## calc_mvd_cost
module calc_mvd_cost (
    input                       ap_clk,
    input                       ap_rst,
    input                       ap_start,
    input                       ap_ce,
    output logic                ap_done,
    output logic                ap_ready,
    output logic                ap_idle,
    input        [31:0]         x,
    input        [31:0]         y,
    input        [31:0]         mv_shift,
    input        [15:0]         mv_cand_0,
    input        [15:0]         mv_cand_1,
    input        [15:0]         mv_cand_2,
    input        [15:0]         mv_cand_3,
    output logic [63:0]         bitcost,
    output logic                bitcost_ap_vld,
    input        [63:0]         lambda_sqrt_integer_int64,
    input        [63:0]         lambda_sqrt_decimal_int64,
    output logic [63:0]         mvd_cost_int64,
    output logic                mvd_cost_int64_ap_vld
);
Size: about 5500 cells after synthesis, ~430 I/O pins.
export LEC_CHECK = 0
export CAP_MARGIN = 20
export CORE_MARGIN = 2
export CORE_UTILIZATION = 72
export CTS_CLUSTER_DIAMETER = 80
export PLACE_DENSITY = 0.36
export SLEW_MARGIN = 20
create_clock -name core_clock -period 6.97 [get_ports {ap_clk}]
run.sh (not shown) runs the stock make flow with config.mk's settings and CLKGATE_MAP_FILE=.
The baseline did not get past 5_1_grt, error ODB-0269.
Edit:
--- a/flow/config.mk
+++ b/flow/config.mk
@@ -9,5 +9,3 @@
 export CORE_MARGIN = 2
-export CORE_UTILIZATION = 72
-export CTS_CLUSTER_DIAMETER = 80
-export PLACE_DENSITY = 0.36
+export CORE_UTILIZATION = 65
 export SLEW_MARGIN = 20
Effect: Now the flow completed, yet does not pass: negative setup slack; die size increases by roughly a tenth; area after synthesis stays the same; synthesized cell count is unchanged.
Edit:
--- a/flow/config.mk
+++ b/flow/config.mk
@@ -9,3 +9,4 @@
 export CORE_MARGIN = 2
-export CORE_UTILIZATION = 65
+export CORE_UTILIZATION = 72
+export CTS_CLUSTER_DIAMETER = 95
 export SLEW_MARGIN = 20
==> flow/constraint.sdc (replaced) <==
create_clock -name core_clock -period 6.29 [get_ports {ap_clk}]
set_input_delay 1.2580 -clock core_clock [delete_from_list [all_inputs] [get_ports {ap_clk}]]
set_output_delay 1.2580 -clock core_clock [all_outputs]
set_load 0.01 [all_outputs]
This time the run ended with an error in 5_1_grt.
Die size decreases by 9.6%.
Area after synthesis is unchanged.
Synthesized cell count is unchanged.

========
The RTL this note starts from:
==> flow/design.v <==
module calc_mvd_cost (
    input                       ap_clk,
    input                       ap_rst,
    input                       ap_start,
    input                       ap_ce,
    output logic                ap_done,
    output logic                ap_ready,
    output logic                ap_idle,
    input        [31:0]         x,
    input        [31:0]         y,
    input        [31:0]         mv_shift,
    input        [15:0]         mv_cand_0,
    input        [15:0]         mv_cand_1,
    input        [15:0]         mv_cand_2,
    input        [15:0]         mv_cand_3,
    output logic [63:0]         bitcost,
    output logic                bitcost_ap_vld,
    input        [63:0]         lambda_sqrt_integer_int64,
    input        [63:0]         lambda_sqrt_decimal_int64,
    output logic [63:0]         mvd_cost_int64,
    output logic                mvd_cost_int64_ap_vld
);
    localparam LAMBDA_DECIMAL_SHIFT_BITS = 14;
    localparam CTX_FRAC_BITS = 15;
    logic [31:0] x_shifted, y_shifted;
    logic [63:0] lambda_sqrt_integer_reg, lambda_sqrt_decimal_reg;
    logic [63:0] lambda_sqrt_integer_s2, lambda_sqrt_decimal_s2;
    logic [63:0] lambda_sqrt_integer_s3, lambda_sqrt_decimal_s3;
    logic [15:0] mv_cand_reg[4];
    logic [3:0] pipeline_valid;
    logic same_cand;
    logic [63:0] cand1_cost, cand2_cost;
    logic [63:0] selected_cost;
    logic [63:0] bitcost_s3;
    logic [63:0] cost_mult_lambda_int;
    logic [63:0] cost_mult_lambda_dec;
    logic ap_idle_r;
    logic ap_done_r;
    always_ff @(posedge ap_clk or posedge ap_rst) begin
        if (ap_rst) begin
            ap_idle_r <= 1'b1;
            ap_done_r <= 1'b0;
            x_shifted <= 32'b0;
            y_shifted <= 32'b0;
            lambda_sqrt_integer_reg <= 64'b0;
            lambda_sqrt_decimal_reg <= 64'b0;
            mv_cand_reg[0] <= 16'b0;
            mv_cand_reg[1] <= 16'b0;
            mv_cand_reg[2] <= 16'b0;
            mv_cand_reg[3] <= 16'b0;
            pipeline_valid[0] <= 1'b0;
            same_cand <= 1'b0;
            cand1_cost <= 64'b0;
            cand2_cost <= 64'b0;
            lambda_sqrt_integer_s2 <= 64'b0;
            lambda_sqrt_decimal_s2 <= 64'b0;
            pipeline_valid[1] <= 1'b0;
            selected_cost <= 0;
            lambda_sqrt_integer_s3 <= 64'b0;
            lambda_sqrt_decimal_s3 <= 64'b0;
            pipeline_valid[2] <= 1'b0;
            bitcost_s3 <= 64'b0;
            cost_mult_lambda_int <= 64'b0;
            cost_mult_lambda_dec <= 64'b0;
            pipeline_valid[3] <= 1'b0;
            bitcost <= 64'b0;
            bitcost_ap_vld <= 1'b0;
            mvd_cost_int64 <= 64'b0;
            mvd_cost_int64_ap_vld <= 1'b0;
        end
        else if (ap_ce) begin
            ap_idle_r <= ap_idle;
            ap_done_r <= ap_done;
            if (ap_start) begin
                x_shifted <= x << mv_shift;
                y_shifted <= y << mv_shift;
                lambda_sqrt_integer_reg <= lambda_sqrt_integer_int64;
                lambda_sqrt_decimal_reg <= lambda_sqrt_decimal_int64;
                mv_cand_reg[0] <= mv_cand_0;
                mv_cand_reg[1] <= mv_cand_1;
                mv_cand_reg[2] <= mv_cand_2;
                mv_cand_reg[3] <= mv_cand_3;
                pipeline_valid[0] <= 1'b1;
            end
            else begin
                pipeline_valid[0] <= 1'b0;
            end
            pipeline_valid[1] <= pipeline_valid[0];
            lambda_sqrt_integer_s2 <= lambda_sqrt_integer_reg;
            lambda_sqrt_decimal_s2 <= lambda_sqrt_decimal_reg;
                same_cand <= (mv_cand_reg[0] == mv_cand_reg[2]) && (mv_cand_reg[1] == mv_cand_reg[3]);
                cand1_cost <= get_mvd_coding_cost(
                    $signed(x_shifted) - $signed(mv_cand_reg[0]),
                    $signed(y_shifted) - $signed(mv_cand_reg[1])
                );
                cand2_cost <= get_mvd_coding_cost(
                    $signed(x_shifted) - $signed(mv_cand_reg[2]),
                    $signed(y_shifted) - $signed(mv_cand_reg[3])
                );
            pipeline_valid[2] <= pipeline_valid[1];
            lambda_sqrt_integer_s3 <= lambda_sqrt_integer_s2;
            lambda_sqrt_decimal_s3 <= lambda_sqrt_decimal_s2;
                if (same_cand) begin
                    selected_cost <= cand1_cost;
                end
                else begin
                    selected_cost <= (cand2_cost < cand1_cost) ? cand2_cost : cand1_cost;
                end
            pipeline_valid[3] <= pipeline_valid[2];
                bitcost_s3 <= selected_cost;
                cost_mult_lambda_int <= selected_cost * lambda_sqrt_integer_s3;
                cost_mult_lambda_dec <= selected_cost * lambda_sqrt_decimal_s3;
            bitcost_ap_vld <= pipeline_valid[3];
            mvd_cost_int64_ap_vld <= pipeline_valid[3];
                bitcost <= bitcost_s3;
                mvd_cost_int64 <= cost_mult_lambda_int + (cost_mult_lambda_dec >> LAMBDA_DECIMAL_SHIFT_BITS);
        end
    end
    assign ap_ready = 1'b1;
    assign ap_done  = mvd_cost_int64_ap_vld;
    always_comb begin
        ap_idle = ap_idle_r;
        if (ap_start && ap_ce) begin
            ap_idle = 0;
        end
        else if (ap_done_r && ap_ce) begin
            ap_idle = 1;
        end
    end
    function automatic logic [63:0] get_mvd_coding_cost(input logic signed [31:0] mvd_hor, input logic signed [31:0] mvd_ver);
        logic [63:0] bitcost_temp;
        logic [63:0] x_abs, y_abs;
        logic [63:0] Q;
        logic [63:0] a, b;
        bitcost_temp = 64'd4 << CTX_FRAC_BITS;
        x_abs = (mvd_hor < 0) ? -mvd_hor : mvd_hor;
        y_abs = (mvd_ver < 0) ? -mvd_ver : mvd_ver;
        Q = 64'd1 << CTX_FRAC_BITS;
        bitcost_temp += (x_abs == 1) ? Q : 64'b0;
        bitcost_temp += (y_abs == 1) ? Q : 64'b0;
        a = get_ep_ex_golomb_bitcost_withpow(x_abs);
        b = get_ep_ex_golomb_bitcost_withpow(y_abs);
        get_mvd_coding_cost = ((a + b + bitcost_temp) >> CTX_FRAC_BITS) << 34;
    endfunction
    function automatic logic [63:0] get_ep_ex_golomb_bitcost_withpow(input logic [63:0] symbol);
        if (symbol >= 32768)
            get_ep_ex_golomb_bitcost_withpow = 64'd983040;
        else if (symbol >= 16384)
            get_ep_ex_golomb_bitcost_withpow = 64'd917504;
        else if (symbol >= 8192)
            get_ep_ex_golomb_bitcost_withpow = 64'd851968;
        else if (symbol >= 4096)
            get_ep_ex_golomb_bitcost_withpow = 64'd786432;
        else if (symbol >= 2048)
            get_ep_ex_golomb_bitcost_withpow = 64'd720896;
        else if (symbol >= 1024)
            get_ep_ex_golomb_bitcost_withpow = 64'd655360;
        else if (symbol >= 512)
            get_ep_ex_golomb_bitcost_withpow = 64'd589824;
        else if (symbol >= 256)
            get_ep_ex_golomb_bitcost_withpow = 64'd524288;
        else if (symbol >= 128)
            get_ep_ex_golomb_bitcost_withpow = 64'd458752;
        else if (symbol >= 64)
            get_ep_ex_golomb_bitcost_withpow = 64'd393216;
        else if (symbol >= 32)
            get_ep_ex_golomb_bitcost_withpow = 64'd327680;
        else if (symbol >= 16)
            get_ep_ex_golomb_bitcost_withpow = 64'd262144;
        else if (symbol >= 8)
            get_ep_ex_golomb_bitcost_withpow = 64'd196608;
        else if (symbol >= 4)
            get_ep_ex_golomb_bitcost_withpow = 64'd131072;
        else if (symbol >= 2)
            get_ep_ex_golomb_bitcost_withpow = 64'd65536;
        else
            get_ep_ex_golomb_bitcost_withpow = 64'd0;
    endfunction
endmodule
Settings: LEC_CHECK=0, ABC_AREA=1, CAP_MARGIN=20, CORE_ASPECT_RATIO=1.31, CORE_MARGIN=2, CORE_UTILIZATION=72, CTS_CLUSTER_DIAMETER=364, CTS_CLUSTER_SIZE=96, PLACE_DENSITY=0.42, SLEW_MARGIN=20, TNS_END_PERCENT=10; clock period 5.58 ns.
The starting point failed in global routing.
Then changed:
Settings changed: ABC_AREA 1 to unset, CORE_ASPECT_RATIO 1.31 to unset, CTS_CLUSTER_DIAMETER 364 to unset, CTS_CLUSTER_SIZE 96 to 51, PLACE_DENSITY 0.42 to unset, PLACE_DENSITY_LB_ADDON set to 0.0, SETUP_SLACK_MARGIN set to 1.92, TNS_END_PERCENT 10 to unset.
Clock period 5.58 ns to 6.56 ns, I/O delays scaled along.
Effect: The changed run ended with an error in global routing on GRT-0232. Die area drops by a few percent. Synthesized area drops by a few percent. Synthesized cell count drops by a quarter to a third.
